==> inputs of job 3378 <==
==> flow/design.v <==
module fullreg #(  parameter N = 16 )(
    input [N-1:0] d,
    output reg [N-1:0] q,
    input clk,
    input en,
    input clr,  
    input rst   
    );
always @(posedge clk,posedge rst) begin
    if(rst)
        q<=0;
    else    
    if(en==1)begin
        if(clr)
            q<=0;
        else
            q<=d;
    end
end
endmodule
module exp_adder_bias (
    input  wire [7:0] exp1,    
    input  wire [7:0] exp2,    
    output wire [7:0] exp_out  
);
    wire [8:0] sum;            
    wire [8:0] sum_minus_bias;
    assign sum = exp1 + exp2;
    assign sum_minus_bias = sum - 9'd127;
    assign exp_out = sum_minus_bias[7:0];
endmodule
module exp_normalizer (
    input  wire        msb_mult,    
    input  wire [7:0]  exp_in,      
    output wire [7:0]  exp_out      
);
    assign exp_out = msb_mult ? (exp_in + 8'd1) : exp_in;
endmodule
module mantissa_normalizer (
    input  wire [47:0] mult_out,    
    output wire [23:0] mant_out     
);
    assign mant_out = mult_out[47] ? 
                      mult_out[47:24] : 
                      mult_out[46:23];
endmodule
module mult24 (
    input  wire [23:0] a,    
    input  wire [23:0] b,    
    output wire [47:0] p     
);
    assign p = $unsigned(a) * $unsigned(b);
endmodule
module fp32mult (
    input  wire [31:0] x1,
    input  wire [31:0] x2,
    input  wire        en,
    input  wire        rst,
    input  wire        clk,
    output wire [31:0] y,
    output wire        ready
);
    wire [31:0] x1_reg;
    wire [31:0] x2_reg;
    fullreg #(32) reg_x1 (.clk(clk), .rst(rst), .clr(1'b0), .en(en), .d(x1), .q(x1_reg));
    fullreg #(32) reg_x2 (.clk(clk), .rst(rst), .clr(1'b0), .en(en), .d(x2), .q(x2_reg));
    wire sign1 = x1_reg[31];
    wire sign2 = x2_reg[31];
    wire [7:0] exp1 = x1_reg[30:23];
    wire [7:0] exp2 = x2_reg[30:23];
    wire [23:0] mant1 = {1'b1, x1_reg[22:0]};  
    wire [23:0] mant2 = {1'b1, x2_reg[22:0]};
    wire sign_result = sign1 ^ sign2;
    wire [7:0] exp_sum;
      wire en_d1;
    wire en_d2;
    exp_adder_bias exp_add_inst (
        .exp1(exp1),
        .exp2(exp2),
        .exp_out(exp_sum)
    );
    wire [47:0] mant_product;
    mult24 mult_inst (
        .a(mant1),
        .b(mant2),
        .p(mant_product)
    );
    wire [7:0] exp_norm;
    exp_normalizer exp_norm_inst (
        .msb_mult(mant_product[47]),
        .exp_in(exp_sum),
        .exp_out(exp_norm)
    );
    wire [23:0] mant_norm;
    mantissa_normalizer mant_norm_inst (
        .mult_out(mant_product),
        .mant_out(mant_norm)
    );
    wire [31:0] result_comb;
    assign result_comb = {sign_result, exp_norm, mant_norm[22:0]};
    fullreg #(32) reg_out (
        .clk(clk),
        .rst(rst),
        .clr(1'b0),
        .en(en_d1),
        .d(result_comb),
        .q(y)
    );
    fullreg #(1) reg_en_stage1 (
        .clk(clk),
        .rst(rst),
        .clr(1'b0),
        .en(1'b1),
        .d(en),
        .q(en_d1)
    );
    fullreg #(1) reg_en_stage2 (
        .clk(clk),
        .rst(rst),
        .clr(1'b0),
        .en(1'b1),
        .d(en_d1),
        .q(en_d2)
    );
    assign ready = en_d2;
endmodule
==> flow/run.sh <==
#!/bin/bash
# the make line also repeats each setting of config.mk as NAME=value (left out here)
make -C /OpenROAD-flow-scripts/flow DESIGN_CONFIG=/design/flow/config.mk WORK_HOME=/design/flow/orfs CLKGATE_MAP_FILE= finish
==> flow/config.mk <==
export PLATFORM = sky130hd
export DESIGN_NAME = fp32mult
export DESIGN_NICKNAME = fp32mult
export VERILOG_FILES = /design/flow/design.v
export SDC_FILE = /design/flow/constraint.sdc
export NUM_CORES = 4
export LEC_CHECK = 0
export CAP_MARGIN = 20
export CORE_MARGIN = 2
export CORE_UTILIZATION = 72
export CTS_CLUSTER_DIAMETER = 396
export CTS_CLUSTER_SIZE = 100
export SETUP_SLACK_MARGIN = 1.37
export SLEW_MARGIN = 20
==> flow/constraint.sdc <==
create_clock -name core_clock -period 5.57 [get_ports {clk}]
set_input_delay 1.1140 -clock core_clock [delete_from_list [all_inputs] [get_ports {clk}]]
set_output_delay 1.1140 -clock core_clock [all_outputs]
set_load 0.01 [all_outputs]
==> job 9245 (differences from job 3378) <==
--- a/flow/config.mk
+++ b/flow/config.mk
@@ -9,6 +9,7 @@
 export CORE_MARGIN = 2
-export CORE_UTILIZATION = 72
-export CTS_CLUSTER_DIAMETER = 396
+export CORE_UTILIZATION = 55
+export CTS_CLUSTER_DIAMETER = 200
 export CTS_CLUSTER_SIZE = 100
-export SETUP_SLACK_MARGIN = 1.37
+export PLACE_DENSITY = 0.86
 export SLEW_MARGIN = 20
+export TNS_END_PERCENT = 25
==> flow/constraint.sdc (replaced) <==
create_clock -name core_clock -period 10.0 [get_ports {clk}]
set_input_delay 2.0000 -clock core_clock [delete_from_list [all_inputs] [get_ports {clk}]]
set_output_delay 2.0000 -clock core_clock [all_outputs]
set_load 0.01 [all_outputs]
==> job 5196 (differences from job 3378) <==
--- a/flow/config.mk
+++ b/flow/config.mk
@@ -10,5 +10,4 @@
 export CORE_UTILIZATION = 72
-export CTS_CLUSTER_DIAMETER = 396
-export CTS_CLUSTER_SIZE = 100
-export SETUP_SLACK_MARGIN = 1.37
+export PLACE_DENSITY_LB_ADDON = 0.0
+export SETUP_SLACK_MARGIN = 2.16
 export SLEW_MARGIN = 20
==> flow/constraint.sdc (replaced) <==
create_clock -name core_clock -period 7.35 [get_ports {clk}]
set_input_delay 1.4700 -clock core_clock [delete_from_list [all_inputs] [get_ports {clk}]]
set_output_delay 1.4700 -clock core_clock [all_outputs]
set_load 0.01 [all_outputs]
==> job 4497 (differences from job 3378) <==
--- a/flow/config.mk
+++ b/flow/config.mk
@@ -10,5 +10,4 @@
 export CORE_UTILIZATION = 72
-export CTS_CLUSTER_DIAMETER = 396
-export CTS_CLUSTER_SIZE = 100
-export SETUP_SLACK_MARGIN = 1.37
+export CTS_CLUSTER_SIZE = 33
+export PLACE_DENSITY_LB_ADDON = 0.08
 export SLEW_MARGIN = 20
==> flow/constraint.sdc (replaced) <==
create_clock -name core_clock -period 6.81 [get_ports {clk}]
set_input_delay 1.3620 -clock core_clock [delete_from_list [all_inputs] [get_ports {clk}]]
set_output_delay 1.3620 -clock core_clock [all_outputs]
set_load 0.01 [all_outputs]
==> notes <==
- In clock-buffer cell count, job 9245 and job 5196 do not differ.
- Global-route usage, highest first: job 4497, job 5196, job 3378, job 9245.
- Area after synthesis is the same in job 3378 and job 4497.
- Design area, lowest first: job 9245, job 5196, job 4497, job 3378.
- Setup slack: job 3378 < job 4497 < job 5196 < job 9245.
- Job 9245 ran to the end with no violations. Job 3378 finished but fails on negative setup slack. Job 4497 reached the layout checks and failed them: negative setup slack. Job 5196 completed with no timing, DRC or antenna violations.
- Against job 9245, the non-clock buffer count of job 3378 is higher by 323.

==> fjord <==
RTL: the design.v shown in full above, as it stands there.
==> flow/config.mk <==
export PLATFORM = sky130hd
export DESIGN_NAME = fp32mult
export DESIGN_NICKNAME = fp32mult
export VERILOG_FILES = /design/flow/design.v
export SDC_FILE = /design/flow/constraint.sdc
export NUM_CORES = 4
export LEC_CHECK = 0
export ABC_AREA = 1
export CAP_MARGIN = 35
export CORE_ASPECT_RATIO = 0.74
export CORE_MARGIN = 2
export CORE_UTILIZATION = 72
export CTS_CLUSTER_DIAMETER = 340
export CTS_CLUSTER_SIZE = 99
export GPL_ROUTABILITY_DRIVEN = 1
export HOLD_SLACK_MARGIN = 0.29
export MAX_ROUTING_LAYER = met5
export MIN_ROUTING_LAYER = met1
export PLACE_DENSITY = 0.64
export SETUP_SLACK_MARGIN = 2.34
export SLEW_MARGIN = 20
export TNS_END_PERCENT = 95
==> flow/constraint.sdc <==
create_clock -name core_clock -period 9.49 [get_ports {clk}]
set_input_delay 1.8980 -clock core_clock [delete_from_list [all_inputs] [get_ports {clk}]]
set_output_delay 1.8980 -clock core_clock [all_outputs]
set_load 0.01 [all_outputs]
run.sh (not shown) runs the stock make flow with config.mk's settings and CLKGATE_MAP_FILE=.
==> sierra: changes against fjord <==
- ABC_AREA: 1 -> not set
- CORE_ASPECT_RATIO: 0.74 -> not set
- CORE_UTILIZATION: 72 -> 71
- CTS_CLUSTER_DIAMETER: 340 -> 250
- CTS_CLUSTER_SIZE: 99 -> 77
- HOLD_SLACK_MARGIN: 0.29 -> not set
- MAX_ROUTING_LAYER: met5 -> not set
- PLACE_DENSITY: 0.64 -> 0.35
- SETUP_SLACK_MARGIN: 2.34 -> -0.43
==> flow/constraint.sdc (replaced) <==
create_clock -name core_clock -period 4.98 [get_ports {clk}]
set_input_delay 0.9960 -clock core_clock [delete_from_list [all_inputs] [get_ports {clk}]]
set_output_delay 0.9960 -clock core_clock [all_outputs]
set_load 0.01 [all_outputs]
==> results <==
item                                                               fjord                sierra
Met2 WL post-DR                                                32,100 um             37,100 um
Count of inserted tapcells                                           442                   402
Highest metal layer with signal wires                               met4                  met5
Final critical path time including I/O delays and setup          7.01 ns               7.39 ns
Proportion of final cell area spent on non-clock buffers           6.22%                 15.2%
Fmax                                                           0.143 GHz             0.135 GHz
Outcome                                                   finished clean       failed layout checks
Reasons for failing layout checks                                      -  negative setup slack
Clock tree buffer count of the final layout                            9                    10
Global-route wire length before repair                        116,000 um            111,000 um
Antenna cell count                                                     0                     3
Post-Synth AOI/OAI Area                                            2.76%                 5.47%

==> 10-13: inputs <==
Starts from the design.v that is shown in full above.
clock: 9.49 ns
lec_check: 0
abc_area: 1
cap_margin: 35
core_aspect_ratio: 0.74
core_margin: 2
core_utilization: 72
cts_cluster_diameter: 340
cts_cluster_size: 77
gpl_routability_driven: 1
hold_slack_margin: 0.29
max_routing_layer: met5
min_routing_layer: met1
place_density: 0.64
setup_slack_margin: -0.66
slew_margin: 20
tns_end_percent: 95
==> 06-26 (differences from 10-13) <==
==> flow/config.mk (replaced) <==
export PLATFORM = sky130hd
export DESIGN_NAME = fp32mult
export DESIGN_NICKNAME = fp32mult
export VERILOG_FILES = /design/flow/design.v
export SDC_FILE = /design/flow/constraint.sdc
export NUM_CORES = 4
export LEC_CHECK = 0
export CAP_MARGIN = 20
export CORE_MARGIN = 2
export CORE_UTILIZATION = 72
export CTS_CLUSTER_SIZE = 10
export HOLD_SLACK_MARGIN = 0.29
export PLACE_DENSITY = 0.36
export SETUP_SLACK_MARGIN = 0.87
export SLEW_MARGIN = 20
export TNS_END_PERCENT = 5
==> flow/constraint.sdc (replaced) <==
create_clock -name core_clock -period 5.56 [get_ports {clk}]
set_input_delay 1.1120 -clock core_clock [delete_from_list [all_inputs] [get_ports {clk}]]
set_output_delay 1.1120 -clock core_clock [all_outputs]
set_load 0.01 [all_outputs]
==> 09-09 (differences from 10-13) <==
==> flow/config.mk (replaced) <==
export PLATFORM = sky130hd
export DESIGN_NAME = fp32mult
export DESIGN_NICKNAME = fp32mult
export VERILOG_FILES = /design/flow/design.v
export SDC_FILE = /design/flow/constraint.sdc
export NUM_CORES = 4
export LEC_CHECK = 0
export ABC_AREA = 1
export CAP_MARGIN = 20
export CORE_MARGIN = 2
export CORE_UTILIZATION = 64
export CTS_CLUSTER_SIZE = 99
export SLEW_MARGIN = 20
==> flow/constraint.sdc (replaced) <==
create_clock -name core_clock -period 6.72 [get_ports {clk}]
set_input_delay 1.3440 -clock core_clock [delete_from_list [all_inputs] [get_ports {clk}]]
set_output_delay 1.3440 -clock core_clock [all_outputs]
set_load 0.01 [all_outputs]
==> 12-11 (differences from 10-13) <==
--- a/flow/config.mk
+++ b/flow/config.mk
@@ -7,7 +7,6 @@
 export LEC_CHECK = 0
 export ABC_AREA = 1
 export CAP_MARGIN = 35
-export CORE_ASPECT_RATIO = 0.74
 export CORE_MARGIN = 2
 export CORE_UTILIZATION = 72
 export CTS_CLUSTER_DIAMETER = 340
==> results <==
10-13 ran to the end with no violations. 06-26 produced a layout that fails on setup timing. 12-11 completed without violations. 09-09 ran to the end with no violations. Synthesized area is the same in 09-09 and 12-11. Sequential share of layout area, lowest first: 09-09, 06-26, 10-13, 12-11. Between 09-09 and 10-13, the lower non-clock buffer count is in 10-13 (gap 129). Global-route usage: 09-09 < 12-11 < 06-26 < 10-13.

==> inputs of run Y <==
RTL: the design.v shown in full above, as it stands there.
clock: 11.0 ns
lec_check: 0
cap_margin: 25
cell_pad_in_sites_detail_placement: 0
core_aspect_ratio: 1.66
core_margin: 7
core_utilization: 41
cts_cluster_diameter: 391
gpl_routability_driven: 1
max_routing_layer: met5
min_routing_layer: met1
place_density_lb_addon: 0.02
setup_slack_margin: 1.48
slew_margin: 20
tns_end_percent: 75
==> inputs of run Z, as changes to run Y <==
CAP_MARGIN = 35   (was 25)
CELL_PAD_IN_SITES_DETAIL_PLACEMENT = unset   (was 0)
CORE_ASPECT_RATIO = unset   (was 1.66)
CORE_MARGIN = 2   (was 7)
CORE_UTILIZATION = 71   (was 41)
CTS_CLUSTER_DIAMETER = 30   (was 391)
CTS_CLUSTER_SIZE = 80   (was unset)
MAX_ROUTING_LAYER = unset   (was met5)
SETUP_SLACK_MARGIN = 2.11   (was 1.48)
TNS_END_PERCENT = 95   (was 75)
==> flow/constraint.sdc (replaced) <==
create_clock -name core_clock -period 7.19 [get_ports {clk}]
set_input_delay 1.4380 -clock core_clock [delete_from_list [all_inputs] [get_ports {clk}]]
set_output_delay 1.4380 -clock core_clock [all_outputs]
set_load 0.01 [all_outputs]
==> inputs of run R, as changes to run Y <==
CAP_MARGIN = 20   (was 25)
CELL_PAD_IN_SITES_DETAIL_PLACEMENT = unset   (was 0)
CORE_ASPECT_RATIO = unset   (was 1.66)
CORE_MARGIN = 2   (was 7)
CORE_UTILIZATION = 65   (was 41)
CTS_CLUSTER_DIAMETER = unset   (was 391)
GPL_ROUTABILITY_DRIVEN = unset   (was 1)
MAX_ROUTING_LAYER = unset   (was met5)
MIN_ROUTING_LAYER = unset   (was met1)
PLACE_DENSITY_LB_ADDON = unset   (was 0.02)
SETUP_SLACK_MARGIN = unset   (was 1.48)
TNS_END_PERCENT = unset   (was 75)
==> flow/constraint.sdc (replaced) <==
create_clock -name core_clock -period 6.78 [get_ports {clk}]
set_input_delay 1.3560 -clock core_clock [delete_from_list [all_inputs] [get_ports {clk}]]
set_output_delay 1.3560 -clock core_clock [all_outputs]
set_load 0.01 [all_outputs]
==> inputs of run H, as changes to run Y <==
CAP_MARGIN = 20   (was 25)
CELL_PAD_IN_SITES_DETAIL_PLACEMENT = unset   (was 0)
CORE_ASPECT_RATIO = unset   (was 1.66)
CORE_MARGIN = 2   (was 7)
CORE_UTILIZATION = 40   (was 41)
CTS_CLUSTER_DIAMETER = unset   (was 391)
GPL_ROUTABILITY_DRIVEN = unset   (was 1)
MAX_ROUTING_LAYER = unset   (was met5)
MIN_ROUTING_LAYER = unset   (was met1)
PLACE_DENSITY_LB_ADDON = unset   (was 0.02)
SETUP_SLACK_MARGIN = unset   (was 1.48)
TNS_END_PERCENT = unset   (was 75)
==> flow/constraint.sdc (replaced) <==
create_clock -name core_clock -period 10.0 [get_ports {clk}]
set_input_delay 2.0000 -clock core_clock [delete_from_list [all_inputs] [get_ports {clk}]]
set_output_delay 2.0000 -clock core_clock [all_outputs]
set_load 0.01 [all_outputs]
==> impl_metrics.yaml <==
# synthesis and place-and-route metrics
place:
  place_hpwl_um: 51600
timing:
  tightest_slew_ps: 1030
  holdWs_ps: 505
  finalSetupViolations: 30
  final.setup.worst_slack_ps: -364
finish:
  comb_cells: 1633
  nNetsFinal: 3457
  buffers: 376
  comb_share_pct: 66.1
  design_area_um2: 27700
routing:
  viasPerCell: 5.64
critical_path:
  endpoint: "reg_out.q[20]"
outcome:
  failed_checks: "negative setup slack"
  status: "finished with violations"
[end of results for run R]
==> impl_metrics.yaml <==
# synthesis and place-and-route metrics
finish:
  design_area_um2: 24700
  nNetsFinal: 3208
  buffers: 128
  comb_share_pct: 70.8
timing:
  finalSetupViolations: 0
  tightest_slew_ps: 1160
  final.setup.worst_slack_ps: 1400
  holdWs_ps: 510
outcome:
  status: "finished clean"
place:
  place_hpwl_um: 49700
critical_path:
  endpoint: "reg_out.q[10]"
routing:
  viasPerCell: 5.12
[end of results for run H]
==> impl_metrics.yaml <==
# synthesis and place-and-route metrics
finish:
  design_area_um2: 27300
  comb_share_pct: 67.1
  nNetsFinal: 3415
  buffers: 334
outcome:
  failed_checks: "negative setup slack"
  status: "finished with violations"
timing:
  holdWs_ps: 503
  final.setup.worst_slack_ps: -77.3
  finalSetupViolations: 7
routing:
  viasPerCell: 6.18
[end of results for run Z]
==> impl_metrics.yaml <==
# synthesis and place-and-route metrics
outcome:
  status: "finished clean"
timing:
  final.setup.worst_slack_ps: 2390
  finalSetupViolations: 0
  holdWs_ps: 515
finish:
  comb_share_pct: 70.6
  design_area_um2: 24700
  comb_cells: 1632
  nNetsFinal: 3223
  buffers: 143
place:
  place_hpwl_um: 61400
routing:
  viasPerCell: 5.15
[end of results for run Y]
